### flow/config.mk
export PLATFORM = sky130hd
export DESIGN_NAME = apb_top
export DESIGN_NICKNAME = apb_top
export VERILOG_FILES = /design/flow/design.v
export SDC_FILE = /design/flow/constraint.sdc
export NUM_CORES = 4
export LEC_CHECK = 0
export CAP_MARGIN = 20
export CORE_MARGIN = 2
export CORE_UTILIZATION = 62
export SLEW_MARGIN = 20
### flow/constraint.sdc
create_clock -name core_clock -period 3.12 [get_ports {PCLK_i}]
set_input_delay 0.6240 -clock core_clock [delete_from_list [all_inputs] [get_ports {PCLK_i}]]
set_output_delay 0.6240 -clock core_clock [all_outputs]
set_load 0.01 [all_outputs]
### flow/design.v
`timescale 1ns / 1ps
module apb_master #(parameter DATA_WIDTH = 32, parameter ADDR_WIDTH = 32) (
		output 					PSEL,
		output 					PENABLE,
		output  [ADDR_WIDTH-1:0] PADDR,
		output  [DATA_WIDTH-1:0]	PWRDATA,
		output  					PWRITE,
		output  [DATA_WIDTH-1:0]	PRDATA_o,
		input  [DATA_WIDTH-1:0]	PRDATA,
		input  [DATA_WIDTH-1:0] data_i,
		input  [ADDR_WIDTH-1:0]	addr_i,
		input 					PCLK,
		input 					PRESETn,
		input 					PREADY,
		input 					evnt_trig_i,
		input 					pwrite_i
);
parameter IDLE = 2'd0;
parameter SETUP = 2'd1;
parameter ACCESS = 2'd2;
reg [1:0]	state, next_state;
always@(posedge PCLK) begin
	if(!PRESETn)
		state <= IDLE ;
	else
		state <= next_state ;
end
always@(*) begin
	case(state)
		IDLE : begin
			if (evnt_trig_i)
				next_state <= SETUP ;
			else 
				next_state <= IDLE;
		end
		SETUP : next_state <= ACCESS;
		ACCESS : begin
			if(PREADY)
				next_state <= IDLE ;
			else 
				next_state <= ACCESS ;
		end
		default : next_state <= IDLE ;
	endcase
end
assign PSEL = PRESETn ? (state != IDLE) : 1'b0;
assign PENABLE = (state == ACCESS) ;
assign PWRITE = pwrite_i;
assign PWRDATA = data_i;
assign PADDR = addr_i;
assign PRDATA_o = PRDATA;
endmodule
`timescale 1ns / 1ps
module APB_slave #( parameter DATA_WIDTH = 32, parameter ADDR_WIDTH = 32)(
    output  reg [DATA_WIDTH-1:0] PRDATA,
    output                       PREADY_o,
    input                    PREADY,
    input   [DATA_WIDTH-1:0] PWRDATA, 
    input   [ADDR_WIDTH-1:0] PADDR,
    input                    PCLK,
    input                    PRESETn,
    input                    PWRITE,
    input                    PENABLE,
    input                    PSEL
    );
    parameter  IDLE   = 2'd0, SETUP = 2'd1, ACCESS =2'd2;
    reg [DATA_WIDTH-1:0]    APB_MEM [ADDR_WIDTH-1:0];
    reg [1:0] prsnt_state , next_state ;
    always@(posedge PCLK , negedge PRESETn) begin   
        if(!PRESETn)
            prsnt_state <= IDLE ;
        else 
            prsnt_state <= next_state ;
    end
   always@(* ) begin
        next_state <= prsnt_state;
        case (prsnt_state)
            IDLE : begin
                if(PSEL )
                    next_state <= SETUP;        
                else 
                    next_state <= IDLE;
            end
            SETUP : begin
                if(PENABLE)
                    next_state <= ACCESS;
                else 
                    next_state <= IDLE;
            end
            ACCESS : begin
                if(PREADY) begin
                    if(!PSEL) 
                        next_state <= IDLE ;
                    else
                        next_state <= SETUP ;
                end
                else 
                    next_state <= ACCESS;
            end
            default : next_state <= IDLE;
        endcase
   end
   always@(*) begin
         if(!PRESETn)
            PRDATA = 32'd0;
         else begin
            if((next_state == ACCESS) && !PWRITE && (PADDR < ADDR_WIDTH))
                PRDATA = APB_MEM[PADDR];
            else 
                PRDATA = 32'd0;    
         end
   end
   always@(posedge PCLK) begin
         if((next_state == ACCESS) && PWRITE && (PADDR < ADDR_WIDTH))
            APB_MEM[PADDR] <= PWRDATA ;
   end
   assign PREADY_o = PREADY ;
endmodule
`timescale 1ns / 1ps
module apb_top #(parameter DATA_WIDTH = 32 , parameter ADDR_WIDTH = 32) (
		output [DATA_WIDTH-1:0]	PRDATA_o,
		input 					PCLK_i,
		input 					PRESETn_i,
		input [DATA_WIDTH-1:0]	PWRDATA_i,
		input [ADDR_WIDTH-1:0]	PADDR_i,
		input 					PWRITE_i,
		input 					PREADY_i,
		input 					EVENT_i
);
	wire [DATA_WIDTH-1:0]	p_rd_intr, pwrdata_intr, paddr_intr;
	wire 					p_ready_intr, psel_intr, pena_intr, pwrite_intr;				
	apb_master  #(.DATA_WIDTH(DATA_WIDTH), .ADDR_WIDTH(ADDR_WIDTH))  master_inst(
		.PCLK(PCLK_i),
		.PRESETn(PRESETn_i),
		.evnt_trig_i(EVENT_i),
		.data_i(PWRDATA_i),
		.addr_i(PADDR_i),
		.pwrite_i(PWRITE_i),
		.PRDATA(p_rd_intr),
		.PREADY(p_ready_intr),
		.PSEL(psel_intr),
		.PENABLE(pena_intr),
		.PADDR(paddr_intr),
		.PWRDATA(pwrdata_intr),
		.PWRITE(pwrite_intr),
		.PRDATA_o(PRDATA_o)
	);
	APB_slave #(.DATA_WIDTH(DATA_WIDTH), .ADDR_WIDTH(ADDR_WIDTH)) slave_inst(
		.PREADY(PREADY_i),
		.PWRDATA(pwrdata_intr), 
		.PADDR(paddr_intr),
		.PCLK(PCLK_i),
		.PRESETn(PRESETn_i),
		.PWRITE(pwrite_intr),
		.PENABLE(pena_intr),
		.PSEL(psel_intr),
		.PRDATA(p_rd_intr),
		.PREADY_o(p_ready_intr)
	);
endmodule
### flow/run.sh
#!/bin/bash
# the make line also repeats each setting of config.mk as NAME=value (left out here)
make -C /OpenROAD-flow-scripts/flow DESIGN_CONFIG=/design/flow/config.mk WORK_HOME=/design/flow/orfs CLKGATE_MAP_FILE= finish
==> impl_metrics.env, run 1 <==
# yosys + openroad results
export IMPL_status="complete, but fails checks"
export IMPL_check_failures="setup timing"
export IMPL_power_frac_seq=0.547
export IMPL_fin_crit_sh=1.16
export IMPL_r2r_end="slave_inst.APB_MEM[20][16]"
export IMPL_mux_share=0.133
export IMPL_synth_adder_area_share=0
export IMPL_grt_pass1_wl_mm=153
export IMPL_start_kind="input pin"
export IMPL_netlist_top_cells_area="edfxtp_1 77%, mux2i_1 9.4%, mux4_2 3.8%"
export IMPL_warnings=32
export IMPL_yosysWarningCount=2
export IMPL_comb_power_w=0.00140
export IMPL_fin_worst_skew_ns=0.0171
export IMPL_worst_pin_slew_ns=1.16
export IMPL_via_per_inst=6.59
export IMPL_switchingPower_w=0.00567
export IMPL_dp_slack_ns=-1.20
export IMPL_die_h_um=257
export IMPL_ys_types=44
export IMPL_syn_avg_cell_area_um2=19.8
export IMPL_drt_iter0_drc=2532
export IMPL_pwr_share_clk=0.402
export IMPL_synth_area_mm2=0.0398
export IMPL_cts_root_buffer="clkbuf_16"
export IMPL_remaining_drc_errors=0
export IMPL_worstSkewPairLatency_ns=0.65
export IMPL_io_buffer_count=100
export IMPL_yosysSeqAreaShare=0.775
export IMPL_cp_slowest_cell="or4_4"
export IMPL_yosys_area_top_type="edfxtp_1"
export IMPL_final_comb_area_mm2=0.00941
export IMPL_num_antenna_cells=0
export IMPL_cp_startpoint="PADDR_i[13]"
export IMPL_fill_cells=3524
export IMPL_grt_pass1_vias=21900
export IMPL_cts_buffers_inserted=98
export IMPL_htree_levels=3
export IMPL_synthTopCellsByCount="1024 x edfxtp_1, 374 x mux2i_1, 75 x a22oi_1"
export IMPL_timing_rr_start="master_inst.state[0]"
export IMPL_worst_r2r_setup_slack_ns=0.28
export IMPL_crit_arrival_ns=3.00
export IMPL_top_cell="edfxtp_1"
export IMPL_cp_top_family="simple AND/OR/NAND/NOR gates"
export IMPL_max_freq_mhz=276
export IMPL_ff_type="edfxtp_1"
export IMPL_slew_headroom=0.224
export IMPL_edf_count=1024
export IMPL_cp_num_cells=11
export IMPL_path_max_fanout=5
export IMPL_finalPower_w=0.0278
export IMPL_grt_max_degree=39
export IMPL_synthToLayoutAreaGrowth_pct=22.3
export IMPL_powerClk_w=0.0112
export IMPL_slowest_delay_ns=0.57
export IMPL_period_minus_slack_ns=3.63
export IMPL_r2r_cells=7
export IMPL_regArea_mm2=0.0309
export IMPL_hpwl_mm=62.7
export IMPL_overflow=0
export IMPL_fp_nets=2079
export IMPL_wl_per_cell_um=32.1
export IMPL_min_path_type="input pin to asynchronous set/reset pin"
export IMPL_vias=22000
export IMPL_power_density_mw_per_mm2=570
export IMPL_cts_sinks=1029
export IMPL_top_logic_kind="multiplexers"
export IMPL_ys_sh_aoi=0.0448
export IMPL_final_antenna_net_count=0
export IMPL_path_buffers=6
export IMPL_power_leakage_nw=17.1
export IMPL_routed_wl_mm=107
export IMPL_worst_path_most_repeated_cell="buf_4"
export IMPL_first_pass_iters=5
export IMPL_xor_share=0
export IMPL_ys_sh_simple=0.0330
export IMPL_fp_util=0.629
export IMPL_top_area_frac=0.772
export IMPL_clk_path_buf_depth=3
export IMPL_dp_cells=3139
export IMPL_sw_frac_of_total=0.204
export IMPL_p_comb_frac=0.050
export IMPL_power_leader="registers"
export IMPL_cts_tree="built"
export IMPL_synth_stat_cells=2010
export IMPL_setup_slack_ns=-0.508
export IMPL_finalHoldViolCount=0
export IMPL_critical_path_class="input pin to output pin"
export IMPL_synth_flop_count=1029
export IMPL_path_cells="clkdlybuf4s15_1 -> nor4_2 -> nand2_1 -> or4_4 -> nor4_4 -> buf_4 -> buf_12 -> buf_4 -> nor4b_4 -> buf_4 -> buf_6"
export IMPL_cts_hold_buf=0
export IMPL_chipWidth_um=257
export IMPL_fp_dieArea_mm2=0.0663
export IMPL_finalSetupViolCount=32
export IMPL_fin_setup_tns_ns=-12.33
export IMPL_synthArstFlopShare=0.00292
export IMPL_drv_slew=0
export IMPL_antenna_found_initial=5
export IMPL_required_ns=2.50
export IMPL_cap_viol_max_count=0
export IMPL_stdcell_count=3334
export IMPL_powerSeq_w=0.0152
export IMPL_rows=92
export IMPL_ir_worst_vdd_mv=0.551
export IMPL_clk_pin_slew_worst_paths_ns=0.06
export IMPL_ios=101
export IMPL_fp_coreArea_mm2=0.0633
export IMPL_crit_end="PRDATA_o[5]"
export IMPL_ys_chip_area_mm2=0.0398
export IMPL_p_int_w=0.0221
export IMPL_final_nets=2483
export IMPL_gp_congestion=0.820
export IMPL_rsz0062_at_grt="true"
export IMPL_synthCells=2010
export IMPL_grtUsageTotal=0.327
export IMPL_crit_path_end_kind="output pin"
[area by class of cell]
type / count / share of cell area
sequential: 1029 / 0.633
multi-input combinational: 856 / 0.193
clock buffer: 130 / 0.0532
clock inverter: 44 / 0.00750
inverter: 4 / 0.000308
timing repair buffer: 425 / 0.0906
tap: 846 / 0.0217
[per-layer routing]
metal / global-route usage / wire length [um] / vias up
met2: 0.517 / 51600 / 1073
met3: 0.0545 / 9190 / 195
met5: 0 / 23 / -
met1: 0.472 / 43000 / 11500
li1: - / - / 9186
met4: 0.106 / 3290 / 4
[through the flow]
step / area, um2 / utilization / hold slack, ns
floorplan: 40500 / - / 0.328
global placement: 45200 / 0.714 / 0.484
detailed placement: 45200 / 0.714 / 0.513
CTS: 48600 / 0.767 / 0.255
global route: 48700 / 0.770 / 0.290
finish: 48700 / 0.770 / 0.288
[timing repair]
| item | 4_1_cts | 5_1_grt |
|---|---|---|
| gates cloned | 4 | 0 |
| pin swaps | 15 | 9 |
| setup endpoints to repair | 32 | 32 |
| setup buffers | 16 | 4 |
| gates resized | 234 | 26 |
==> inputs of run 2 (changes only) <==
Settings changed: CORE_ASPECT_RATIO from default to 1.43, CORE_UTILIZATION 62 to 70, MIN_ROUTING_LAYER from default to met1, SLEW_MARGIN 20 to 30.
Clock period 3.12 ns to 3.97 ns, I/O delays scaled along.
==> impl_metrics.env, run 2 <==
# yosys + openroad results
export IMPL_status="complete, but fails checks"
export IMPL_check_failures="setup timing"
export IMPL_xor_share=0
export IMPL_cts_tree="built"
export IMPL_synthCells=2010
export IMPL_syn_avg_cell_area_um2=19.8
export IMPL_power_leader="registers"
export IMPL_cts_root_buffer="clkbuf_16"
export IMPL_timing_rr_start="slave_inst.prsnt_state[1]"
export IMPL_setup_slack_ns=-0.0248
export IMPL_placed_area_mm2=0.0447
export IMPL_ios=101
export IMPL_final_comb_area_mm2=0.00934
export IMPL_first_pass_iters=6
export IMPL_chipWidth_um=204
export IMPL_critical_path_class="input pin to output pin"
export IMPL_clk_path_buf_depth=3
export IMPL_cts_buffers_inserted=89
export IMPL_cp_num_cells=9
export IMPL_fp_coreArea_mm2=0.0563
export IMPL_synthTopCellsByCount="1024 x edfxtp_1, 374 x mux2i_1, 75 x a22oi_1"
export IMPL_warnings=32
export IMPL_edf_count=1024
export IMPL_antenna_found_initial=5
export IMPL_fill_cells=2440
export IMPL_drt_iter0_drc=2749
export IMPL_ys_chip_area_mm2=0.0398
export IMPL_cp_top_family="simple AND/OR/NAND/NOR gates"
export IMPL_slowest_delay_ns=0.45
export IMPL_cp_slowest_cell="or4_4"
export IMPL_grtUsageTotal=0.378
export IMPL_drv_slew=0
export IMPL_fin_util=0.851
export IMPL_regArea_mm2=0.0309
export IMPL_path_max_fanout=6
export IMPL_r2r_cells=6
export IMPL_worst_path_most_repeated_cell="buf_12"
export IMPL_vias=22300
export IMPL_start_kind="input pin"
export IMPL_switchingPower_w=0.00439
export IMPL_slew_headroom=0.349
export IMPL_top_logic_kind="multiplexers"
export IMPL_synth_area_mm2=0.0398
export IMPL_path_buffers=5
export IMPL_worst_r2r_setup_slack_ns=1.10
export IMPL_dp_slack_ns=-0.735
export IMPL_via_per_inst=7.06
export IMPL_fin_worst_skew_ns=0.0222
export IMPL_crit_arrival_ns=3.20
export IMPL_mux_share=0.133
export IMPL_ir_worst_vdd_mv=0.491
export IMPL_final_nets=2424
export IMPL_worstSkewPairLatency_ns=0.65
export IMPL_yosysSeqAreaShare=0.775
export IMPL_comb_power_w=0.00104
export IMPL_fp_nets=2079
export IMPL_wl_per_cell_um=34.6
export IMPL_worst_pin_slew_ns=0.977
export IMPL_gp_congestion=0.856
export IMPL_fp_util=0.707
export IMPL_finalHoldViolCount=0
export IMPL_power_frac_seq=0.551
export IMPL_crit_end="PRDATA_o[3]"
export IMPL_ys_sh_aoi=0.0448
export IMPL_synth_flop_count=1029
export IMPL_synthArstFlopShare=0.00292
export IMPL_finalSetupViolCount=1
export IMPL_powerClk_w=0.00870
export IMPL_overflow=0
export IMPL_synth_adder_area_share=0
export IMPL_fin_crit_sh=1.01
export IMPL_r2r_end="slave_inst.APB_MEM[7][4]"
export IMPL_ff_type="edfxtp_1"
export IMPL_max_freq_mhz=250
export IMPL_final_antenna_net_count=0
export IMPL_top_area_frac=0.772
export IMPL_rsz0062_at_grt="true"
export IMPL_rows=104
export IMPL_grt_pass1_vias=23000
export IMPL_routed_wl_mm=110
export IMPL_cts_sinks=1029
export IMPL_htree_levels=3
export IMPL_fp_dieArea_mm2=0.0589
export IMPL_synthToLayoutAreaGrowth_pct=20.3
export IMPL_remaining_drc_errors=0
export IMPL_io_buffer_count=100
export IMPL_path_cells="dlygate4sd2_1 -> or3_1 -> or4_4 -> nor4_4 -> buf_12 -> buf_16 -> buf_12 -> nor4b_4 -> buf_2"
export IMPL_synth_stat_cells=2010
export IMPL_crit_path_end_kind="output pin"
export IMPL_grt_max_degree=46
export IMPL_cap_viol_max_count=0
export IMPL_netlist_top_cells_area="edfxtp_1 77%, mux2i_1 9.4%, mux4_2 3.8%"
export IMPL_min_path_type="input pin to asynchronous set/reset pin"
export IMPL_p_int_w=0.0173
export IMPL_yosys_area_top_type="edfxtp_1"
export IMPL_die_h_um=289
export IMPL_yosysWarningCount=2
export IMPL_powerSeq_w=0.0119
export IMPL_hpwl_mm=64.7
export IMPL_period_minus_slack_ns=3.99
export IMPL_power_density_mw_per_mm2=452
export IMPL_ys_types=44
export IMPL_fin_area_mm2=0.0479
export IMPL_ys_sh_simple=0.0330
export IMPL_sw_frac_of_total=0.202
export IMPL_pwr_share_clk=0.401
export IMPL_finalHoldWorstSlack_ns=0.0975
export IMPL_clk_pin_slew_worst_paths_ns=0.07
export IMPL_power_leakage_nw=16.9
export IMPL_cp_startpoint="PADDR_i[7]"
export IMPL_p_comb_frac=0.048
export IMPL_required_ns=3.18
export IMPL_top_cell="edfxtp_1"
export IMPL_grt_pass1_wl_mm=155
==> run 2: metal layers <==
metal / track usage / up-vias / part of all wire
li1: - / 9049 / -
met1: 0.470 / 11500 / 0.34
met2: 0.635 / 1465 / 0.51
met3: 0.0701 / 327 / 0.094
met4: 0.209 / 2 / 0.055
met5: 0 / - / 0.00012
==> run 2: layout make-up <==
cell class	count	area share
antenna	1	0.0000522
clock buffer	103	0.0489
clock inverter	55	0.0115
inverter	4	0.000313
multi-input combinational	856	0.195
sequential	1029	0.644
tap	742	0.0194
timing repair buffer	375	0.0810
==> run 2: metrics by stage <==
stage	total power, W	setup TNS, ns	instances
5_1_grt	0.0221	-0.161	3165
3_3_place_gp	0.0131	-17.32	2985
6_report	0.0217	-0.0248	3165
4_1_cts	0.0217	-0.0540	3159
2_1_floorplan	0.0126	-401.58	2010
3_5_place_dp	0.0132	-16.08	2986
==> run 2: timing repair <==
item / 4_1_cts / 5_1_grt
gates cloned: 3 / 0
pin swaps: 19 / 24
endpoints found under the setup margin: 32 / 32
setup buffers: 12 / 5
hold buffers: 0 / 0
resized: 169 / 49
==> inputs of run 3 (changes only) <==
Settings changed: CAP_MARGIN 20 to 5, CORE_ASPECT_RATIO 1.43 to default, CORE_UTILIZATION 70 to 72, CTS_CLUSTER_DIAMETER from default to 95, MIN_ROUTING_LAYER met1 to default, PLACE_DENSITY from default to 0.65, SETUP_SLACK_MARGIN from default to 0.76, SLEW_MARGIN 30 to 20.
Clock period 3.97 ns to 3.12 ns, I/O delays scaled along.
==> impl_metrics.env, run 3 <==
# yosys + openroad results
export IMPL_powerClk_w=0.0115
export IMPL_pwr_share_clk=0.406
export IMPL_start_kind="input pin"
export IMPL_top_area_frac=0.772
export IMPL_yosys_area_top_type="edfxtp_1"
export IMPL_min_path_type="input pin to asynchronous set/reset pin"
export IMPL_mux_share=0.133
export IMPL_check_failures="setup timing"
export IMPL_synthArstFlopShare=0.00292
export IMPL_comb_power_w=0.00154
export IMPL_netlist_top_cells_area="edfxtp_1 77%, mux2i_1 9.4%, mux4_2 3.8%"
export IMPL_syn_avg_cell_area_um2=19.8
export IMPL_hpwl_mm=62.0
export IMPL_power_frac_seq=0.539
export IMPL_cap_viol_max_count=0
export IMPL_top_cell="edfxtp_1"
export IMPL_setup_slack_ns=-0.648
export IMPL_io_buffer_count=100
export IMPL_vias=25700
export IMPL_worstSkewPairLatency_ns=0.67
export IMPL_chipWidth_um=239
export IMPL_slowest_delay_ns=0.46
export IMPL_ys_sh_aoi=0.0448
export IMPL_synth_flop_count=1029
export IMPL_p_comb_frac=0.055
export IMPL_cp_startpoint="PADDR_i[10]"
export IMPL_cts_buffers_inserted=95
export IMPL_final_antenna_net_count=0
export IMPL_drv_slew=0
export IMPL_final_comb_area_mm2=0.00958
export IMPL_fin_crit_sh=1.21
export IMPL_powerSeq_w=0.0152
export IMPL_cts_sinks=1029
export IMPL_ff_type="edfxtp_1"
export IMPL_die_h_um=239
export IMPL_clk_path_buf_depth=3
export IMPL_routed_wl_mm=137
export IMPL_crit_end="PRDATA_o[22]"
export IMPL_synth_adder_area_share=0
export IMPL_grtUsageTotal=0.426
export IMPL_gp_congestion=0.826
export IMPL_fp_dieArea_mm2=0.0572
export IMPL_overflow=0
export IMPL_yosysWarningCount=2
export IMPL_fin_util=0.919
export IMPL_synth_area_mm2=0.0398
export IMPL_status="complete, but fails checks"
export IMPL_cp_num_cells=11
export IMPL_ys_sh_simple=0.0330
export IMPL_cts_tree="built"
export IMPL_fp_util=0.726
export IMPL_path_cells="clkdlybuf4s50_1 -> nor4_2 -> nand2_1 -> or4_4 -> nor4_4 -> buf_4 -> buf_12 -> buf_12 -> buf_12 -> nor4b_4 -> buf_2"
export IMPL_final_nets=2578
export IMPL_regArea_mm2=0.0309
export IMPL_path_max_fanout=6
export IMPL_cts_root_buffer="clkbuf_16"
export IMPL_synthCells=2010
export IMPL_clk_pin_slew_worst_paths_ns=0.07
export IMPL_timing_rr_start="slave_inst.prsnt_state[1]"
export IMPL_ir_worst_vdd_mv=0.631
export IMPL_r2r_end="slave_inst.prsnt_state[2]"
export IMPL_crit_path_end_kind="output pin"
export IMPL_slew_headroom=0.212
export IMPL_critical_path_class="input pin to output pin"
export IMPL_via_per_inst=7.80
export IMPL_fin_area_mm2=0.0504
export IMPL_rows=86
export IMPL_xor_share=0
export IMPL_fin_worst_skew_ns=0.0178
export IMPL_worst_r2r_setup_slack_ns=-0.50
export IMPL_finalHoldViolCount=0
export IMPL_ios=101
export IMPL_ys_types=44
export IMPL_dp_cells=2992
export IMPL_ys_chip_area_mm2=0.0398
export IMPL_p_int_w=0.0219
export IMPL_remaining_drc_errors=0
export IMPL_drt_iter0_drc=3989
export IMPL_worst_pin_slew_ns=1.18
export IMPL_synthToLayoutAreaGrowth_pct=26.6
export IMPL_top_logic_kind="multiplexers"
export IMPL_power_leakage_nw=18.0
export IMPL_switchingPower_w=0.00628
export IMPL_r2r_cells=29
export IMPL_power_leader="registers"
export IMPL_grt_pass1_vias=24600
export IMPL_cp_slowest_cell="clkdlybuf4s50_1"
export IMPL_placed_area_mm2=0.0454
export IMPL_fin_setup_tns_ns=-266.22
export IMPL_cp_top_family="simple AND/OR/NAND/NOR gates"
export IMPL_path_buffers=6
export IMPL_required_ns=2.50
export IMPL_first_pass_iters=6
export IMPL_finalPower_w=0.0282
export IMPL_yosysSeqAreaShare=0.775
export IMPL_warnings=32
export IMPL_sw_frac_of_total=0.223
export IMPL_antenna_found_initial=2
export IMPL_finalSetupViolCount=1057
export IMPL_htree_levels=3
export IMPL_synthTopCellsByCount="1024 x edfxtp_1, 374 x mux2i_1, 75 x a22oi_1"
export IMPL_power_density_mw_per_mm2=559
export IMPL_worst_path_most_repeated_cell="buf_12"
export IMPL_max_freq_mhz=265
export IMPL_crit_arrival_ns=3.14
export IMPL_synth_stat_cells=2010
export IMPL_grt_max_degree=33
export IMPL_edf_count=1024
export IMPL_grt_pass1_wl_mm=169
export IMPL_stdcell_count=3290
export IMPL_wl_per_cell_um=41.6
export IMPL_fill_cells=1616
export IMPL_period_minus_slack_ns=3.77
export IMPL_rsz0062_at_grt="true"
export IMPL_fp_coreArea_mm2=0.0549
export IMPL_fp_nets=2079
[run 3: per-stage QoR]
stage | hold slack (ns) | setup slack [ns]
after floorplan | 0.328 | -0.320
after global placement | 0.499 | -0.935
after detailed placement | 0.517 | -1.06
after CTS | 0.265 | -0.637
after global routing | 0.315 | -0.693
final | 0.301 | -0.648
[run 3: routing by layer]
metal	share of wire	vias up	track usage	wire length, um
li1	-	9387	-	-
met1	0.30	12600	0.526	41200
met2	0.47	2847	0.685	64200
met3	0.14	829	0.103	19100
met4	0.090	2	0.271	12300
met5	0.000095	-	0	13
[run 3: area by class of cell]
cell class / count / area share
timing repair buffer: 523 / 0.122
clock inverter: 54 / 0.00841
clock buffer: 119 / 0.0494
sequential: 1029 / 0.612
multi-input combinational: 856 / 0.190
tap: 704 / 0.0175
inverter: 4 / 0.000298
antenna: 1 / 0.0000496
[run 3: timing repair]
action                      CTS  global route
setup buffers                70            21
resized                     243           121
pin swaps                    38            27
setup endpoints to repair  1056          1057
hold buffers                  0             0
cloned                       10            23
==> inputs of run 4 (changes only) <==
Settings changed: ABC_AREA from default to 1, CAP_MARGIN 5 to 0, CORE_ASPECT_RATIO from default to 1.36, CTS_CLUSTER_DIAMETER 95 to 342, CTS_CLUSTER_SIZE from default to 11, HOLD_SLACK_MARGIN from default to 0.3, PLACE_DENSITY 0.65 to 0.75, SETUP_SLACK_MARGIN 0.76 to 0.7.
Clock period 3.12 ns to 3.11 ns, I/O delays scaled along.
==> impl_metrics.env, run 4 <==
# yosys + openroad results
export IMPL_ys_sh_aoi=0.0312
export IMPL_antenna_found_initial=1
export IMPL_yosysSeqAreaShare=0.693
export IMPL_fin_crit_sh=0.988
export IMPL_cp_startpoint="slave_inst.prsnt_state[1]"
export IMPL_synthTopCellsByCount="1737 x nand2_1, 1024 x edfxtp_1, 625 x nor2_1"
export IMPL_ys_types=26
export IMPL_fp_dieArea_mm2=0.0639
export IMPL_power_frac_seq=0.536
export IMPL_overflow=0
export IMPL_status="timing/DRC/antenna clean"
export IMPL_cap_viol_max_count=0
export IMPL_finalSetupViolCount=0
export IMPL_htree_levels=3
export IMPL_start_kind="register"
export IMPL_synthCells=4474
export IMPL_ys_sh_simple=0.203
export IMPL_cts_sinks=1029
export IMPL_sw_frac_of_total=0.227
export IMPL_io_buffer_count=100
export IMPL_first_pass_iters=7
export IMPL_cp_slowest_cell="dfrtp_1"
export IMPL_top_logic_kind="simple AND/OR/NAND/NOR gates"
export IMPL_cp_num_cells=9
export IMPL_slew_headroom=0.712
export IMPL_ys_chip_area_mm2=0.0446
export IMPL_synth_adder_area_share=0
export IMPL_edf_count=1024
export IMPL_grt_pass1_wl_mm=198
export IMPL_wl_per_cell_um=25.3
export IMPL_slowest_delay_ns=0.36
export IMPL_hold_path_startpoint="master_inst.state[0]"
export IMPL_dp_cells=5504
export IMPL_num_antenna_cells=0
export IMPL_drv_slew=0
export IMPL_whs_endpoint="master_inst.state[0]"
export IMPL_grt_max_degree=68
export IMPL_top_area_frac=0.690
export IMPL_final_nets=4956
export IMPL_worst_r2r_setup_slack_ns=0.76
export IMPL_stdcell_count=5711
export IMPL_period_minus_slack_ns=3.07
export IMPL_remaining_drc_errors=0
export IMPL_gp_congestion=0.915
export IMPL_p_comb_frac=0.080
export IMPL_worstSkewPairLatency_ns=0.71
export IMPL_path_buffers=4
export IMPL_ir_worst_vdd_mv=0.683
export IMPL_vias=35100
export IMPL_timing_rr_start="slave_inst.prsnt_state[1]"
export IMPL_cp_top_family="simple AND/OR/NAND/NOR gates"
export IMPL_power_leader="registers"
export IMPL_pwr_share_clk=0.384
export IMPL_r2r_end="slave_inst.APB_MEM[31][30]"
export IMPL_crit_arrival_ns=2.45
export IMPL_top_cell="nand2_1"
export IMPL_netlist_top_cells_area="edfxtp_1 69%, nand2_1 15%, nor2_1 5.3%"
export IMPL_required_ns=2.49
export IMPL_mux_share=0
export IMPL_powerSeq_w=0.0153
export IMPL_via_per_inst=6.14
export IMPL_whs_path_depth=1
export IMPL_yosysWarningCount=2
export IMPL_critical_path_class="register to output pin"
export IMPL_synthToLayoutAreaGrowth_pct=24.0
export IMPL_p_int_w=0.0220
export IMPL_regArea_mm2=0.0309
export IMPL_fp_util=0.726
export IMPL_crit_end="PRDATA_o[2]"
export IMPL_fp_nets=4543
export IMPL_worst_pin_slew_ns=0.432
export IMPL_max_freq_mhz=325
export IMPL_yosys_area_top_type="edfxtp_1"
export IMPL_powerClk_w=0.0109
export IMPL_cts_root_buffer="clkbuf_16"
export IMPL_fin_setup_tns_ns=0
export IMPL_synth_flop_count=1029
export IMPL_ff_type="edfxtp_1"
export IMPL_ios=101
export IMPL_crit_path_end_kind="output pin"
export IMPL_fill_cells=2501
export IMPL_grt_pass1_vias=33400
export IMPL_fin_worst_skew_ns=0.0484
export IMPL_clk_path_buf_depth=3
export IMPL_finalHoldViolCount=0
export IMPL_synth_stat_cells=4474
export IMPL_chipWidth_um=217
export IMPL_power_density_mw_per_mm2=515
export IMPL_power_leakage_nw=23.9
export IMPL_synthArstFlopShare=0.00292
export IMPL_grtUsageTotal=0.430
export IMPL_final_comb_area_mm2=0.0116
export IMPL_path_max_fanout=6
export IMPL_rows=106
export IMPL_hpwl_mm=75.6
export IMPL_warnings=32
export IMPL_min_path_type="register to register"
export IMPL_path_cells="inv_2 -> o21ai_2 -> nand3_2 -> nor2_4 -> buf_12 -> buf_12 -> nand2_4 -> nor2_4 -> buf_6"
export IMPL_comb_power_w=0.00227
export IMPL_cts_buffers_inserted=103
export IMPL_synth_area_mm2=0.0446
export IMPL_clk_pin_slew_worst_paths_ns=0.06
export IMPL_routed_wl_mm=145
export IMPL_fp_coreArea_mm2=0.0614
export IMPL_syn_avg_cell_area_um2=9.96
export IMPL_drt_iter0_drc=5586
export IMPL_die_h_um=294
export IMPL_cts_tree="built"
export IMPL_switchingPower_w=0.00645
export IMPL_final_antenna_net_count=0
export IMPL_r2r_cells=9
export IMPL_xor_share=0
export IMPL_rsz0062_at_grt="true"
run 4: layer usage:
layer / global-route usage / up-vias / share of wire
li1: - / 14800 / -
met1: 0.523 / 16300 / 0.31
met2: 0.704 / 3079 / 0.47
met3: 0.0928 / 824 / 0.14
met4: 0.270 / 2 / 0.085
met5: 0 / - / 0.000083
run 4: cell type report:
type,count,area share
Clock buffer,111,0.0472
Timing Repair Buffer,503,0.121
Tap cell,810,0.0183
Clock inverter,8,0.00267
Sequential cell,1029,0.559
Multi-Input combinational cell,2643,0.210
Inverter,606,0.0423
Timing Repair inverter,1,0.000294
run 4: stage by stage:
step | total power (W) | worst slack, ns | cell area [um2] | hold WS [ns] | util
6_report | 0.0284 | 0.0372 | 55300 | 0.431 | 0.900
5_1_grt | 0.0290 | 0.0437 | 55300 | 0.460 | 0.900
4_1_cts | 0.0281 | 0.150 | 54200 | 0.436 | 0.882
3_5_place_dp | 0.0173 | -0.861 | 49800 | 0.441 | 0.812
3_3_place_gp | 0.0173 | -0.851 | 49800 | 0.428 | 0.812
2_1_floorplan | 0.0164 | 0.703 | 44900 | 0.326 | -
run 4: what timing repair did:
item,CTS,global route
hold buffers,1,0
pin swaps,75,114
endpoints found under the hold margin,3,0
setup buffers,39,18
endpoints found under the setup margin,32,32
cloned,20,10
gates resized,389,217
==> inputs of run 5 (changes only) <==
Settings changed: ABC_AREA 1 to default, CAP_MARGIN 0 to 20, CORE_ASPECT_RATIO 1.36 to 1.43, CORE_UTILIZATION 72 to 52, CTS_CLUSTER_DIAMETER 342 to default, CTS_CLUSTER_SIZE 11 to default, HOLD_SLACK_MARGIN 0.3 to default, MIN_ROUTING_LAYER from default to met1, PLACE_DENSITY 0.75 to default, SETUP_SLACK_MARGIN 0.7 to -0.23, SLEW_MARGIN 20 to 30.
Clock period 3.11 ns to 4.17 ns, I/O delays scaled along.
==> impl_metrics.env, run 5 <==
# yosys + openroad results
export IMPL_hpwl_mm=64.5
export IMPL_path_cells="clkdlybuf4s50_1 -> buf_12 -> buf_12 -> and4_2 -> buf_12 -> a22o_1 -> a221oi_1 -> o21ai_0 -> nor4b_2 -> clkdlybuf4s50_1"
export IMPL_period_minus_slack_ns=4.33
export IMPL_ff_type="edfxtp_1"
export IMPL_ys_sh_simple=0.0330
export IMPL_netlist_top_cells_area="edfxtp_1 77%, mux2i_1 9.4%, mux4_2 3.8%"
export IMPL_chipWidth_um=235
export IMPL_required_ns=3.34
export IMPL_fin_crit_sh=1.04
export IMPL_clk_pin_slew_worst_paths_ns=0.06
export IMPL_check_failures="setup timing"
export IMPL_remaining_drc_errors=0
export IMPL_xor_share=0
export IMPL_min_path_type="input pin to asynchronous set/reset pin"
export IMPL_placed_area_mm2=0.0444
export IMPL_power_density_mw_per_mm2=434
export IMPL_p_comb_frac=0.045
export IMPL_power_leader="registers"
export IMPL_power_leakage_nw=16.3
export IMPL_pwr_share_clk=0.402
export IMPL_worst_pin_slew_ns=0.676
export IMPL_powerClk_w=0.00826
export IMPL_fin_util=0.624
export IMPL_stdcell_count=3373
export IMPL_final_antenna_net_count=0
export IMPL_cts_sinks=1029
export IMPL_grtUsageTotal=0.267
export IMPL_cp_num_cells=10
export IMPL_edf_count=1024
export IMPL_fp_util=0.524
export IMPL_cts_root_buffer="clkbuf_16"
export IMPL_clk_path_buf_depth=3
export IMPL_fp_nets=2079
export IMPL_crit_arrival_ns=3.49
export IMPL_ys_types=44
export IMPL_synth_stat_cells=2010
export IMPL_cap_viol_max_count=0
export IMPL_routed_wl_mm=104
export IMPL_synthCells=2010
export IMPL_r2r_end="slave_inst.APB_MEM[18][12]"
export IMPL_yosysSeqAreaShare=0.775
export IMPL_slew_headroom=0.545
export IMPL_p_int_w=0.0163
export IMPL_antenna_found_initial=5
export IMPL_status="complete, but fails checks"
export IMPL_vias=20900
export IMPL_yosysWarningCount=2
export IMPL_fill_cells=5295
export IMPL_grt_max_degree=43
export IMPL_fin_worst_skew_ns=0.0271
export IMPL_path_max_fanout=18
export IMPL_start_kind="input pin"
export IMPL_cts_tree="built"
export IMPL_first_pass_iters=5
export IMPL_ys_chip_area_mm2=0.0398
export IMPL_worstSkewPairLatency_ns=0.68
export IMPL_powerSeq_w=0.0114
export IMPL_htree_levels=3
export IMPL_r2r_cells=6
export IMPL_synthArstFlopShare=0.00292
export IMPL_synth_area_mm2=0.0398
export IMPL_synth_flop_count=1029
export IMPL_comb_power_w=0.000924
export IMPL_slowest_delay_ns=0.57
export IMPL_fin_area_mm2=0.0474
export IMPL_top_area_frac=0.772
export IMPL_ys_sh_aoi=0.0448
export IMPL_drt_iter0_drc=1940
export IMPL_finalHoldViolCount=0
export IMPL_timing_rr_start="slave_inst.prsnt_state[1]"
export IMPL_top_logic_kind="multiplexers"
export IMPL_ir_worst_vdd_mv=0.373
export IMPL_critical_path_class="input pin to output pin"
export IMPL_setup_slack_ns=-0.156
export IMPL_yosys_area_top_type="edfxtp_1"
export IMPL_cts_hold_buf=0
export IMPL_cp_startpoint="PADDR_i[4]"
export IMPL_mux_share=0.133
export IMPL_cp_slowest_cell="clkdlybuf4s50_1"
export IMPL_cp_top_family="buffers and inverters"
export IMPL_dp_cells=3194
export IMPL_gp_congestion=0.804
export IMPL_top_cell="edfxtp_1"
export IMPL_drv_slew=0
export IMPL_warnings=29
export IMPL_path_buffers=5
export IMPL_grt_pass1_wl_mm=149
export IMPL_overflow=0
export IMPL_crit_path_end_kind="output pin"
export IMPL_switchingPower_w=0.00422
export IMPL_syn_avg_cell_area_um2=19.8
export IMPL_grt_pass1_vias=21400
export IMPL_cts_buffers_inserted=93
export IMPL_ios=101
export IMPL_finalPower_w=0.0206
export IMPL_rows=121
export IMPL_finalSetupViolCount=19
export IMPL_sw_frac_of_total=0.205
export IMPL_die_h_um=335
export IMPL_worst_path_most_repeated_cell="buf_12"
export IMPL_synth_adder_area_share=0
export IMPL_power_frac_seq=0.553
export IMPL_max_freq_mhz=231
export IMPL_wl_per_cell_um=30.9
export IMPL_fp_dieArea_mm2=0.0789
export IMPL_crit_end="PRDATA_o[23]"
export IMPL_synthToLayoutAreaGrowth_pct=19.0
export IMPL_fp_coreArea_mm2=0.0760
export IMPL_synthTopCellsByCount="1024 x edfxtp_1, 374 x mux2i_1, 75 x a22oi_1"
export IMPL_via_per_inst=6.21
export IMPL_io_buffer_count=100
export IMPL_worst_r2r_setup_slack_ns=1.24
export IMPL_final_nets=2378
-- run 5: layout make-up --
class / count / area, um2 / area share
diodes: 2 / 5.00 / 0.000106
multi-input cells: 856 / 8880 / 0.187
well taps: 984 / 1230 / 0.0260
inverters: 4 / 15.0 / 0.000317
repair buffers: 325 / 3470 / 0.0731
clock buffers: 117 / 2440 / 0.0514
flip-flops and latches: 1029 / 30900 / 0.651
clock inverters: 56 / 498 / 0.0105
-- run 5: routing by layer --
metal,global-route usage,wire length (um),vias up
li1,-,-,8982
met1,0.336,41000,11200
met2,0.478,55400,603
met3,0.0337,4690,164
met4,0.0894,2960,6
met5,0,41,-
-- run 5: metrics by stage --
| stage | setup TNS (ns) | setup WS (ns) | hold slack (ns) |
|---|---|---|---|
| finish | -1.15 | -0.156 | 0.470 |
| global placement | -18.37 | -0.771 | 0.498 |
| global route | -3.23 | -0.244 | 0.459 |
| detailed placement | -14.79 | -0.697 | 0.514 |
| floorplan | -1488.26 | -1.46 | 0.475 |
| CTS | -3.45 | -0.320 | 0.435 |
-- run 5: what timing repair did --
action / 4_1_cts / 5_1_grt
pin swaps: 3 / 3
buffers inserted: 1 / 3
setup endpoints to repair: 32 / 11
gates resized: 46 / 23
==> inputs of run 6 (changes only) <==
Settings changed: ABC_AREA from default to 0, CAP_MARGIN 20 to 5, CORE_ASPECT_RATIO 1.43 to default, CORE_UTILIZATION 52 to 72, CTS_CLUSTER_DIAMETER from default to 284, MIN_ROUTING_LAYER met1 to default, PLACE_DENSITY from default to 0.65, SETUP_SLACK_MARGIN -0.23 to -0.06, SLEW_MARGIN 30 to 20.
Clock period 4.17 ns to 3.12 ns, I/O delays scaled along.
==> impl_metrics.env, run 6 <==
# yosys + openroad results
export IMPL_cts_sinks=1029
export IMPL_slowest_delay_ns=0.50
export IMPL_chipWidth_um=239
export IMPL_setup_slack_ns=-0.560
export IMPL_top_logic_kind="multiplexers"
export IMPL_synthToLayoutAreaGrowth_pct=22.8
export IMPL_final_antenna_net_count=0
export IMPL_htree_levels=3
export IMPL_io_buffer_count=100
export IMPL_overflow=0
export IMPL_cts_hold_buf=0
export IMPL_fin_crit_sh=1.18
export IMPL_top_area_frac=0.772
export IMPL_timing_rr_start="slave_inst.prsnt_state[1]"
export IMPL_drv_slew=0
export IMPL_max_freq_mhz=272
export IMPL_worst_r2r_setup_slack_ns=0.21
export IMPL_wl_met2_mm=55.8
export IMPL_switchingPower_w=0.00604
export IMPL_clk_path_buf_depth=3
export IMPL_cp_num_cells=10
export IMPL_hpwl_mm=63.5
export IMPL_synth_area_mm2=0.0398
export IMPL_path_buffers=5
export IMPL_grt_pass1_wl_mm=164
export IMPL_power_density_mw_per_mm2=583
export IMPL_yosys_area_top_type="edfxtp_1"
export IMPL_wl_met1_mm=41.1
export IMPL_rows=86
export IMPL_powerClk_w=0.0119
export IMPL_wl_per_cell_um=37.2
export IMPL_grtUsageTotal=0.413
export IMPL_pwr_share_clk=0.416
export IMPL_xor_share=0
export IMPL_finalHoldViolCount=0
export IMPL_path_max_fanout=13
export IMPL_crit_path_end_kind="output pin"
export IMPL_r2r_end="slave_inst.APB_MEM[6][19]"
export IMPL_critical_path_class="input pin to output pin"
export IMPL_antenna_found_initial=6
export IMPL_fp_coreArea_mm2=0.0549
export IMPL_dp_cells=2989
export IMPL_worstSkewPairLatency_ns=0.66
export IMPL_cap_viol_max_count=0
export IMPL_status="complete, but fails checks"
export IMPL_ys_types=44
export IMPL_syn_avg_cell_area_um2=19.8
export IMPL_ys_sh_aoi=0.0448
export IMPL_warnings=32
export IMPL_cts_buffers_inserted=98
export IMPL_comb_power_w=0.00146
export IMPL_synth_adder_area_share=0
export IMPL_fp_nets=2079
export IMPL_top_cell="edfxtp_1"
export IMPL_fp_util=0.726
export IMPL_rsz0062_at_grt="true"
export IMPL_ios=101
export IMPL_synthTopCellsByCount="1024 x edfxtp_1, 374 x mux2i_1, 75 x a22oi_1"
export IMPL_die_h_um=239
export IMPL_p_int_w=0.0225
export IMPL_gp_congestion=0.866
export IMPL_mux_share=0.133
export IMPL_grt_max_degree=33
export IMPL_check_failures="setup timing"
export IMPL_fin_util=0.892
export IMPL_power_frac_seq=0.533
export IMPL_ys_sh_simple=0.0330
export IMPL_via_per_inst=7.48
export IMPL_fp_dieArea_mm2=0.0572
export IMPL_ir_worst_vdd_mv=0.565
export IMPL_crit_end="PRDATA_o[6]"
export IMPL_yosysSeqAreaShare=0.775
export IMPL_slew_headroom=0.252
export IMPL_r2r_cells=6
export IMPL_required_ns=2.50
export IMPL_power_leader="registers"
export IMPL_min_path_type="input pin to asynchronous set/reset pin"
export IMPL_clk_pin_slew_worst_paths_ns=0.06
export IMPL_powerSeq_w=0.0152
export IMPL_cts_tree="built"
export IMPL_start_kind="input pin"
export IMPL_path_cells="dlygate4sd2_1 -> buf_12 -> buf_4 -> nand2_1 -> nor3_2 -> buf_4 -> a22oi_1 -> nand3_2 -> nor4b_4 -> buf_2"
export IMPL_ys_chip_area_mm2=0.0398
export IMPL_cts_root_buffer="clkbuf_16"
export IMPL_routed_wl_mm=119
export IMPL_netlist_top_cells_area="edfxtp_1 77%, mux2i_1 9.4%, mux4_2 3.8%"
export IMPL_worst_pin_slew_ns=1.12
export IMPL_vias=23800
export IMPL_cp_top_family="buffers and inverters"
export IMPL_remaining_drc_errors=0
export IMPL_cp_startpoint="PADDR_i[2]"
export IMPL_grt_pass1_vias=23600
export IMPL_cp_slowest_cell="nor4b_4"
export IMPL_synth_flop_count=1029
export IMPL_ff_type="edfxtp_1"
export IMPL_synthCells=2010
export IMPL_final_nets=2471
export IMPL_first_pass_iters=5
export IMPL_stdcell_count=3188
export IMPL_sw_frac_of_total=0.212
export IMPL_met3_length_mm=14.9
export IMPL_worst_path_most_repeated_cell="buf_4"
export IMPL_p_comb_frac=0.051
export IMPL_edf_count=1024
export IMPL_synthArstFlopShare=0.00292
export IMPL_power_leakage_nw=17.3
export IMPL_yosysWarningCount=2
export IMPL_drt_iter0_drc=3814
export IMPL_route_top_layer_used="met5"
export IMPL_crit_arrival_ns=3.06
export IMPL_fin_worst_skew_ns=0.0192
export IMPL_period_minus_slack_ns=3.68
export IMPL_fill_cells=1997
export IMPL_finalSetupViolCount=32
export IMPL_synth_stat_cells=2010
-- run 6: timing repair --
action                                  in CTS  in global routing
endpoints found under the setup margin      32                 32
pin swaps                                   23                 33
resized                                    231                 75
buffers inserted                            13                  9
gates cloned                                 2                  1
endpoints found under the hold margin        0                  0
-- run 6: layer usage --
metal  track usage  vias to the layer above
met5             0                        -
met4         0.184                        8
met3         0.100                      454
met2         0.640                     2178
met1         0.570                    12000
li1              -                     9156
-- run 6: layout make-up --
cell class / instances / area (um2) / share of cell area
inverters: 4 / 15.0 / 0.000307
clock buffers: 115 / 2560 / 0.0523
multi-input cells: 856 / 9700 / 0.198
flip-flops and latches: 1029 / 30900 / 0.631
well taps: 704 / 881 / 0.0180
clock inverters: 65 / 592 / 0.0121
diodes: 2 / 5.00 / 0.000102
repair buffers: 413 / 4310 / 0.0881
-- run 6: stage by stage --
step | total power (W) | cell area [um2] | setup TNS [ns] | worst slack (ns) | hold WS, ns
final | 0.0285 | 48900 | -11.68 | -0.560 | 0.269
after detailed placement | 0.0168 | 45000 | -367.08 | -1.31 | 0.548
after CTS | 0.0283 | 48600 | -17.75 | -0.671 | 0.253
after floorplan | 0.0161 | 40500 | -197.24 | -0.320 | 0.328
after global routing | 0.0290 | 48900 | -13.40 | -0.536 | 0.266
after global placement | 0.0167 | 45000 | -342.22 | -1.30 | 0.522
==> inputs of run 7 (changes only) <==
Settings changed: ABC_AREA 0 to default, CAP_MARGIN 5 to 20, CELL_PAD_IN_SITES_GLOBAL_PLACEMENT from default to 3, CORE_ASPECT_RATIO from default to 1.43, CORE_MARGIN 2 to 6, CORE_UTILIZATION 72 to 50, CTS_CLUSTER_DIAMETER 284 to default, CTS_CLUSTER_SIZE from default to 20, GPL_ROUTABILITY_DRIVEN from default to 1, HOLD_SLACK_MARGIN from default to -0.05, MIN_ROUTING_LAYER from default to met2, PLACE_DENSITY 0.65 to default, PLACE_DENSITY_LB_ADDON from default to 0.3, SETUP_SLACK_MARGIN -0.06 to default, SLEW_MARGIN 20 to 30, TNS_END_PERCENT from default to 100.
Clock period 3.12 ns to 4.83 ns, I/O delays scaled along.
==> impl_metrics.env, run 7 <==
# yosys + openroad results
export IMPL_path_buffers=4
export IMPL_cap_viol_max_count=0
export IMPL_powerClk_w=0.00756
export IMPL_grt_pass1_wl_mm=154
export IMPL_remaining_drc_errors=0
export IMPL_worst_pin_slew_ns=0.889
export IMPL_cp_startpoint="PADDR_i[3]"
export IMPL_io_buffer_count=100
export IMPL_final_antenna_net_count=0
export IMPL_crit_arrival_ns=3.80
export IMPL_via_per_inst=7.82
export IMPL_fin_crit_sh=0.986
export IMPL_required_ns=3.86
export IMPL_cp_top_family="buffers and inverters"
export IMPL_cts_root_buffer="clkbuf_16"
export IMPL_finalHoldViolCount=0
export IMPL_mux_share=0.133
export IMPL_synth_adder_area_share=0
export IMPL_fin_setup_tns_ns=0
export IMPL_cts_buffers_inserted=94
export IMPL_cp_slowest_cell="clkdlybuf4s50_1"
export IMPL_netlist_top_cells_area="edfxtp_1 77%, mux2i_1 9.4%, mux4_2 3.8%"
export IMPL_synth_stat_cells=2010
export IMPL_slew_headroom=0.405
export IMPL_p_comb_frac=0.044
export IMPL_clk_path_buf_depth=3
export IMPL_fp_coreArea_mm2=0.0788
export IMPL_powerSeq_w=0.00982
export IMPL_power_leakage_nw=16.1
export IMPL_grtUsageTotal=0.361
export IMPL_synthArstFlopShare=0.00292
export IMPL_worstSkewPairLatency_ns=0.68
export IMPL_synth_flop_count=1029
export IMPL_die_h_um=350
export IMPL_min_path_type="register to register"
export IMPL_first_pass_iters=8
export IMPL_synthToLayoutAreaGrowth_pct=18.0
export IMPL_ys_types=44
export IMPL_power_density_mw_per_mm2=387
export IMPL_drv_slew=0
export IMPL_top_cell="edfxtp_1"
export IMPL_ir_worst_vdd_mv=0.323
export IMPL_hpwl_mm=63.6
export IMPL_ys_sh_aoi=0.0448
export IMPL_gp_congestion=0.836
export IMPL_power_leader="registers"
export IMPL_r2r_end="slave_inst.APB_MEM[5][9]"
export IMPL_power_frac_seq=0.540
export IMPL_drt_iter0_drc=5604
export IMPL_grt_pass1_vias=30300
export IMPL_top_area_frac=0.772
export IMPL_rsz0062_at_grt="true"
export IMPL_ff_type="edfxtp_1"
export IMPL_warnings=29
export IMPL_cts_sinks=1029
export IMPL_fp_dieArea_mm2=0.0867
export IMPL_yosys_area_top_type="edfxtp_1"
export IMPL_crit_path_end_kind="output pin"
export IMPL_xor_share=0
export IMPL_whs_path_depth=1
export IMPL_status="timing/DRC/antenna clean"
export IMPL_slowest_delay_ns=0.57
export IMPL_dp_cells=3235
export IMPL_htree_levels=3
export IMPL_cts_hold_buf=0
export IMPL_cp_num_cells=9
export IMPL_p_int_w=0.0144
export IMPL_syn_avg_cell_area_um2=19.8
export IMPL_cts_tree="built"
export IMPL_chipWidth_um=248
export IMPL_edf_count=1024
export IMPL_top_logic_kind="multiplexers"
export IMPL_fp_nets=2079
export IMPL_comb_power_w=0.000797
export IMPL_rows=123
export IMPL_start_kind="input pin"
export IMPL_fin_worst_skew_ns=0.0303
export IMPL_worst_r2r_setup_slack_ns=1.86
export IMPL_sw_frac_of_total=0.208
export IMPL_ys_sh_simple=0.0330
export IMPL_finalSetupViolCount=0
export IMPL_antenna_found_initial=0
export IMPL_grt_max_degree=52
export IMPL_r2r_cells=6
export IMPL_pwr_share_clk=0.416
export IMPL_ys_chip_area_mm2=0.0398
export IMPL_clk_pin_slew_worst_paths_ns=0.06
export IMPL_routed_wl_mm=108
export IMPL_whs_endpoint="master_inst.state[0]"
export IMPL_timing_rr_start="slave_inst.prsnt_state[1]"
export IMPL_crit_end="PRDATA_o[12]"
export IMPL_period_minus_slack_ns=4.76
export IMPL_fp_util=0.506
export IMPL_synthCells=2010
export IMPL_critical_path_class="input pin to output pin"
export IMPL_stdcell_count=3413
export IMPL_vias=26700
export IMPL_synth_area_mm2=0.0398
export IMPL_synthTopCellsByCount="1024 x edfxtp_1, 374 x mux2i_1, 75 x a22oi_1"
export IMPL_switchingPower_w=0.00379
export IMPL_hold_path_startpoint="master_inst.state[0]"
export IMPL_path_cells="clkdlybuf4s50_1 -> buf_4 -> buf_4 -> and4b_2 -> a22o_1 -> a221oi_2 -> nand3_2 -> nor4b_4 -> clkdlybuf4s50_1"
export IMPL_finalHoldWorstSlack_ns=0.519
export IMPL_yosysWarningCount=2
export IMPL_final_nets=2344
export IMPL_wl_per_cell_um=31.5
export IMPL_path_max_fanout=9
export IMPL_ios=101
export IMPL_max_freq_mhz=210
export IMPL_yosysSeqAreaShare=0.775
export IMPL_overflow=0
run 7: per-layer routing:
metal  up-vias  global-route usage  wire length (um)
met5         -               0.102               679
met4        25              0.0787              9150
met3       836               0.458             41900
met2      8005               0.454             55900
met1      8957                   -                 0
li1       8862                   -                 -
run 7: per-stage QoR:
stage	util	worst slack (ns)	total power [W]	instance area, um2
final	0.597	0.0667	0.0182	47000
after global routing	0.597	-0.0978	0.0186	47000
after CTS	0.597	0.00663	0.0182	47000
after detailed placement	0.556	-0.223	0.0108	43800
after global placement	0.556	-0.297	0.0108	43800
after floorplan	-	-0.937	0.0104	39800
run 7: repair_timing:
| item | in CTS | in global routing |
|---|---|---|
| endpoints found under the hold margin | 0 | 0 |
| gates cloned | 1 | 0 |
| pin swaps | 2 | 6 |
| buffers inserted | 4 | 0 |
| setup endpoints to repair | 32 | 27 |
| gates resized | 21 | 30 |
run 7: layout make-up:
class                           count  area [um2]
Clock inverter                     56         606
Fill cell                        5807       31800
Timing Repair Buffer              290        2890
Tap cell                         1062        1330
Inverter                            4        15.0
Clock buffer                      110        2450
Multi-Input combinational cell    856        8840
Antenna cell                        6        15.0
Sequential cell                  1029       30900
==> inputs of run 8 (changes only) <==
Settings changed: CELL_PAD_IN_SITES_GLOBAL_PLACEMENT 3 to default, CORE_ASPECT_RATIO 1.43 to default, CORE_MARGIN 6 to 2, CORE_UTILIZATION 50 to 40, CTS_CLUSTER_SIZE 20 to default, GPL_ROUTABILITY_DRIVEN 1 to default, HOLD_SLACK_MARGIN -0.05 to default, MIN_ROUTING_LAYER met2 to default, PLACE_DENSITY_LB_ADDON 0.3 to default, SETUP_SLACK_MARGIN from default to 0.96, SLEW_MARGIN 30 to 20, TNS_END_PERCENT 100 to default.
Clock period 4.83 ns to 5.6 ns, I/O delays scaled along.
==> impl_metrics.env, run 8 <==
# yosys + openroad results
export IMPL_vias=20900
export IMPL_final_comb_area_mm2=0.00911
export IMPL_status="timing/DRC/antenna clean"
export IMPL_drt_iter0_drc=1989
export IMPL_regArea_mm2=0.0309
export IMPL_drv_slew=0
export IMPL_cp_top_family="buffers and inverters"
export IMPL_worst_r2r_setup_slack_ns=2.65
export IMPL_fin_crit_sh=0.820
export IMPL_crit_path_end_kind="output pin"
export IMPL_synthToLayoutAreaGrowth_pct=19.0
export IMPL_p_int_w=0.0126
export IMPL_yosysSeqAreaShare=0.775
export IMPL_power_frac_seq=0.534
export IMPL_routed_wl_mm=107
export IMPL_synthTopCellsByCount="1024 x edfxtp_1, 374 x mux2i_1, 75 x a22oi_1"
export IMPL_path_buffers=5
export IMPL_cts_sinks=1029
export IMPL_ys_types=44
export IMPL_netlist_top_cells_area="edfxtp_1 77%, mux2i_1 9.4%, mux4_2 3.8%"
export IMPL_path_max_fanout=19
export IMPL_slew_headroom=0.270
export IMPL_power_leader="registers"
export IMPL_met2_usage=0.344
export IMPL_fp_util=0.404
export IMPL_crit_arrival_ns=3.47
export IMPL_synthCells=2010
export IMPL_critical_path_class="input pin to output pin"
export IMPL_required_ns=4.48
export IMPL_synth_adder_area_share=0
export IMPL_ys_sh_simple=0.0330
export IMPL_crit_end="PRDATA_o[15]"
export IMPL_met3_usage=0.0350
export IMPL_via_per_inst=5.76
export IMPL_gp_congestion=0.782
export IMPL_grt_max_degree=70
export IMPL_start_kind="input pin"
export IMPL_power_leakage_nw=15.9
export IMPL_timing_rr_start="slave_inst.prsnt_state[1]"
export IMPL_ys_sh_aoi=0.0448
export IMPL_final_antenna_net_count=0
export IMPL_antenna_found_initial=8
export IMPL_top_logic_kind="multiplexers"
export IMPL_synth_stat_cells=2010
export IMPL_synth_flop_count=1029
export IMPL_edf_count=1024
export IMPL_worstSkewPairLatency_ns=0.67
export IMPL_hold_path_startpoint="master_inst.state[0]"
export IMPL_overflow=0
export IMPL_mux_share=0.133
export IMPL_ios=101
export IMPL_sw_frac_of_total=0.206
export IMPL_first_pass_iters=5
export IMPL_xor_share=0
export IMPL_cp_num_cells=10
export IMPL_p_comb_frac=0.042
export IMPL_grtUsageTotal=0.206
export IMPL_htree_levels=3
export IMPL_syn_avg_cell_area_um2=19.8
export IMPL_top_cell="edfxtp_1"
export IMPL_fp_coreArea_mm2=0.0986
export IMPL_grt_use_met1=0.275
export IMPL_worst_pin_slew_ns=1.09
export IMPL_grt_pass1_wl_mm=150
export IMPL_pwr_share_clk=0.423
export IMPL_period_minus_slack_ns=4.59
export IMPL_remaining_drc_errors=0
export IMPL_warnings=28
export IMPL_wl_per_cell_um=29.3
export IMPL_whs_path_depth=2
export IMPL_comb_power_w=0.000670
export IMPL_powerClk_w=0.00672
export IMPL_ff_type="edfxtp_1"
export IMPL_yosysWarningCount=2
export IMPL_fp_nets=2079
export IMPL_fin_worst_skew_ns=0.0354
export IMPL_synth_area_mm2=0.0398
export IMPL_cap_viol_max_count=0
export IMPL_cts_buffers_inserted=104
export IMPL_ys_chip_area_mm2=0.0398
export IMPL_finalSetupViolCount=0
export IMPL_switchingPower_w=0.00328
export IMPL_cts_hold_buf=0
export IMPL_dp_slack_ns=0.252
export IMPL_fill_cells=7996
export IMPL_rsz0062_at_grt="false"
export IMPL_clk_pin_slew_worst_paths_ns=0.06
export IMPL_path_cells="dlygate4sd2_1 -> buf_12 -> nor4b_4 -> buf_4 -> buf_12 -> a22o_1 -> a221oi_2 -> nand3_2 -> nor4b_4 -> dlygate4sd2_1"
export IMPL_final_nets=2328
export IMPL_finalHoldViolCount=0
export IMPL_setup_slack_ns=1.01
export IMPL_busiest_layer="met2"
export IMPL_io_buffer_count=100
export IMPL_powerSeq_w=0.00848
export IMPL_whs_endpoint="master_inst.state[1]"
export IMPL_max_freq_mhz=218
export IMPL_chipWidth_um=320
export IMPL_finalHoldWorstSlack_ns=0.536
export IMPL_clk_path_buf_depth=3
export IMPL_yosys_area_top_type="edfxtp_1"
export IMPL_cp_startpoint="PADDR_i[2]"
export IMPL_synthArstFlopShare=0.00292
export IMPL_hpwl_mm=61.8
export IMPL_cp_slowest_cell="dlygate4sd2_1"
export IMPL_min_path_type="register to register"
export IMPL_rows=115
export IMPL_fp_dieArea_mm2=0.102
export IMPL_cts_root_buffer="clkbuf_16"
export IMPL_cts_tree="built"
export IMPL_ir_worst_vdd_mv=0.222
export IMPL_r2r_cells=6
export IMPL_die_h_um=320
export IMPL_power_density_mw_per_mm2=335
export IMPL_top_area_frac=0.772
export IMPL_slowest_delay_ns=0.38
export IMPL_grt_pass1_vias=20800
export IMPL_r2r_end="slave_inst.APB_MEM[23][7]"
[run 8: layer usage]
metal	vias to the layer above	share of wire
met3	176	0.057
met1	11100	0.42
met4	10	0.030
li1	8915	-
met2	689	0.49
met5	-	0.00065
[run 8: repair_timing]
action,4_1_cts,5_1_grt
gates resized,174,16
cloned,5,0
setup endpoints to repair,32,28
pin swaps,23,8
setup buffers,17,0
[run 8: layout make-up]
type | count | area share
Clock inverter | 54 | 0.0116
Antenna cell | 2 | 0.000106
Sequential cell | 1029 | 0.651
Timing Repair Buffer | 263 | 0.0524
Clock buffer | 137 | 0.0584
Tap cell | 1287 | 0.0340
Multi-Input combinational cell | 857 | 0.192
Inverter | 4 | 0.000317
[run 8: through the flow]
stage | std cells | power (W) | instance area [um2] | utilization | TNS [ns]
floorplan | 2010 | 0.00896 | 39800 | - | -316.80
global placement | 3417 | 0.00926 | 43500 | 0.441 | 0
detailed placement | 3418 | 0.00928 | 43500 | 0.441 | 0
CTS | 3631 | 0.0160 | 47500 | 0.481 | 0
global route | 3631 | 0.0163 | 47400 | 0.481 | 0
finish | 3633 | 0.0159 | 47400 | 0.481 | 0
==> inputs of run 9 (changes only) <==
Settings changed: ABC_AREA from default to 1, CAP_MARGIN 20 to 10, CELL_PAD_IN_SITES_DETAIL_PLACEMENT from default to 1, CELL_PAD_IN_SITES_GLOBAL_PLACEMENT from default to 3, CORE_ASPECT_RATIO from default to 1.43, CORE_MARGIN 2 to 6, CORE_UTILIZATION 40 to 50, CTS_CLUSTER_DIAMETER from default to 42, CTS_CLUSTER_SIZE from default to 20, GPL_ROUTABILITY_DRIVEN from default to 1, GPL_TIMING_DRIVEN from default to 1, HOLD_SLACK_MARGIN from default to -0.05, MIN_ROUTING_LAYER from default to met2, PLACE_DENSITY from default to 0.61, SETUP_SLACK_MARGIN 0.96 to default, SLEW_MARGIN 20 to 30, TNS_END_PERCENT from default to 100.
Clock period 5.6 ns to 4.83 ns, I/O delays scaled along.
==> impl_metrics.env, run 9 <==
# physical design summary
export IMPL_ys_sh_aoi=0.0312
export IMPL_fp_dieArea_mm2=0.0965
export IMPL_yosysSeqAreaShare=0.693
export IMPL_xor_share=0
export IMPL_netlist_top_cells_area="edfxtp_1 69%, nand2_1 15%, nor2_1 5.3%"
export IMPL_die_h_um=369
export IMPL_fp_coreArea_mm2=0.0880
export IMPL_mux_share=0
export IMPL_yosys_area_top_type="edfxtp_1"
export IMPL_fp_nets=4543
export IMPL_synth_adder_area_share=0
export IMPL_top_logic_kind="simple AND/OR/NAND/NOR gates"
export IMPL_tool_error="[ERROR GPL-0301] Utilization 101.281 % exceeds 100%."
export IMPL_synthCells=4474
export IMPL_rows=130
export IMPL_ff_type="edfxtp_1"
export IMPL_ys_sh_simple=0.203
export IMPL_ys_chip_area_mm2=0.0446
export IMPL_stop_stage="global placement without I/O"
export IMPL_synthArstFlopShare=0.00292
export IMPL_yosysWarningCount=2
export IMPL_synthTopCellsByCount="1737 x nand2_1, 1024 x edfxtp_1, 625 x nor2_1"
export IMPL_edf_count=1024
export IMPL_synth_flop_count=1029
export IMPL_top_area_frac=0.690
export IMPL_ys_types=26
export IMPL_synth_stat_cells=4474
export IMPL_chipWidth_um=262
export IMPL_fp_util=0.506
export IMPL_syn_avg_cell_area_um2=9.96
export IMPL_top_cell="nand2_1"
export IMPL_status="did not finish"
export IMPL_synth_area_mm2=0.0446
==> inputs of run 10 (changes only) <==
Settings changed: ABC_AREA 1 to 0, CAP_MARGIN 10 to 5, CELL_PAD_IN_SITES_DETAIL_PLACEMENT 1 to default, CELL_PAD_IN_SITES_GLOBAL_PLACEMENT 3 to default, CORE_ASPECT_RATIO 1.43 to default, CORE_MARGIN 6 to 2, CORE_UTILIZATION 50 to 72, CTS_CLUSTER_DIAMETER 42 to 95, CTS_CLUSTER_SIZE 20 to default, GPL_ROUTABILITY_DRIVEN 1 to default, GPL_TIMING_DRIVEN 1 to default, HOLD_SLACK_MARGIN -0.05 to default, MIN_ROUTING_LAYER met2 to default, PLACE_DENSITY 0.61 to 0.65, SETUP_SLACK_MARGIN from default to 0.92, SLEW_MARGIN 30 to 20, TNS_END_PERCENT 100 to 5.
Clock period 4.83 ns to 3.12 ns, I/O delays scaled along.
==> impl_metrics.env, run 10 <==
# yosys + openroad results
export IMPL_power_frac_seq=0.547
export IMPL_dp_cells=2998
export IMPL_cts_buffers_inserted=95
export IMPL_remaining_drc_errors=0
export IMPL_setup_slack_ns=-0.666
export IMPL_ir_worst_vdd_mv=0.669
export IMPL_top_area_frac=0.772
export IMPL_grt_max_degree=49
export IMPL_grt_pass1_vias=23500
export IMPL_finalHoldWorstSlack_ns=0.355
export IMPL_worstSkewPairLatency_ns=0.65
export IMPL_start_kind="register"
export IMPL_ys_chip_area_mm2=0.0398
export IMPL_routed_wl_mm=119
export IMPL_p_comb_frac=0.052
export IMPL_die_h_um=239
export IMPL_cts_tree="built"
export IMPL_cap_viol_max_count=0
export IMPL_synth_area_mm2=0.0398
export IMPL_drt_iter0_drc=3943
export IMPL_powerSeq_w=0.0152
export IMPL_synth_flop_count=1029
export IMPL_comb_power_w=0.00144
export IMPL_htree_levels=3
export IMPL_warnings=33
export IMPL_clk_pin_slew_worst_paths_ns=0.06
export IMPL_fp_coreArea_mm2=0.0549
export IMPL_first_pass_iters=5
export IMPL_switchingPower_w=0.00581
export IMPL_edf_count=1024
export IMPL_synthToLayoutAreaGrowth_pct=23.2
export IMPL_crit_end="PRDATA_o[27]"
export IMPL_drv_slew=0
export IMPL_synthCells=2010
export IMPL_yosysWarningCount=2
export IMPL_grtUsageTotal=0.412
export IMPL_io_buffer_count=100
export IMPL_ys_types=44
export IMPL_ios=101
export IMPL_r2r_cells=9
export IMPL_cts_root_buffer="clkbuf_16"
export IMPL_path_max_fanout=6
export IMPL_crit_path_end_kind="output pin"
export IMPL_cp_top_family="simple AND/OR/NAND/NOR gates"
export IMPL_cp_num_cells=9
export IMPL_syn_avg_cell_area_um2=19.8
export IMPL_final_antenna_net_count=0
export IMPL_sw_frac_of_total=0.209
export IMPL_synthArstFlopShare=0.00292
export IMPL_vias=24000
export IMPL_crit_arrival_ns=3.16
export IMPL_finalSetupViolCount=32
export IMPL_regArea_mm2=0.0309
export IMPL_netlist_top_cells_area="edfxtp_1 77%, mux2i_1 9.4%, mux4_2 3.8%"
export IMPL_check_failures="setup timing"
export IMPL_yosysSeqAreaShare=0.775
export IMPL_max_freq_mhz=264
export IMPL_ys_sh_aoi=0.0448
export IMPL_period_minus_slack_ns=3.79
export IMPL_power_leakage_nw=17.3
export IMPL_p_int_w=0.0220
export IMPL_dp_slack_ns=-1.55
export IMPL_stdcell_count=3203
export IMPL_finalHoldViolCount=0
export IMPL_chipWidth_um=239
export IMPL_critical_path_class="register to output pin"
export IMPL_worst_pin_slew_ns=1.10
export IMPL_antenna_found_initial=4
export IMPL_fp_dieArea_mm2=0.0572
export IMPL_gp_congestion=0.860
export IMPL_wl_per_cell_um=37.2
export IMPL_ff_type="edfxtp_1"
export IMPL_top_logic_kind="multiplexers"
export IMPL_power_density_mw_per_mm2=567
export IMPL_path_buffers=4
export IMPL_via_per_inst=7.50
export IMPL_fp_nets=2079
export IMPL_synth_stat_cells=2010
export IMPL_cp_startpoint="slave_inst.prsnt_state[1]"
export IMPL_synthTopCellsByCount="1024 x edfxtp_1, 374 x mux2i_1, 75 x a22oi_1"
export IMPL_worst_r2r_setup_slack_ns=0.30
export IMPL_status="complete, but fails checks"
export IMPL_timing_rr_start="slave_inst.prsnt_state[1]"
export IMPL_fp_util=0.726
export IMPL_top_cell="edfxtp_1"
export IMPL_synth_adder_area_share=0
export IMPL_powerClk_w=0.0112
export IMPL_yosys_area_top_type="edfxtp_1"
export IMPL_r2r_end="slave_inst.APB_MEM[2][18]"
export IMPL_final_nets=2494
export IMPL_power_leader="registers"
export IMPL_cp_slowest_cell="or4_4"
export IMPL_fin_crit_sh=1.21
export IMPL_min_path_type="input pin to asynchronous set/reset pin"
export IMPL_clk_path_buf_depth=3
export IMPL_cts_sinks=1029
export IMPL_overflow=0
export IMPL_required_ns=2.50
export IMPL_rows=86
export IMPL_slowest_delay_ns=0.58
export IMPL_xor_share=0
export IMPL_ys_sh_simple=0.0330
[run 10: layout make-up]
type,instances,share of cell area
Sequential cell,1029,0.629
Multi-Input combinational cell,856,0.192
Timing Repair Buffer,439,0.101
Clock buffer,127,0.0526
Tap cell,704,0.0180
Clock inverter,44,0.00706
Inverter,4,0.000306
[run 10: timing repair]
action,4_1_cts,5_1_grt
gates resized,260,59
hold buffers,0,0
gates cloned,8,0
setup endpoints to repair,1056,1056
buffers inserted,20,6
pin swaps,29,28
[run 10: routing by layer]
layer / global-route usage / up-vias / part of all wire
met4: 0.200 / 8 / 0.050
met1: 0.561 / 12000 / 0.34
met2: 0.651 / 2357 / 0.48
met5: 0 / - / 0.00046
met3: 0.0855 / 400 / 0.13
li1: - / 9215 / -
[run 10: per-stage QoR]
stage,instance area (um2),TNS (ns),total power (W),utilization
finish,49100,-16.88,0.0278,0.894
global route,49100,-20.40,0.0283,0.894
CTS,48800,-12.77,0.0277,0.889
detailed placement,45100,-331.10,0.0168,0.821
global placement,45100,-340.36,0.0168,0.821
floorplan,40400,-232.73,0.0161,-
Power and IR drop assume default switching activity.
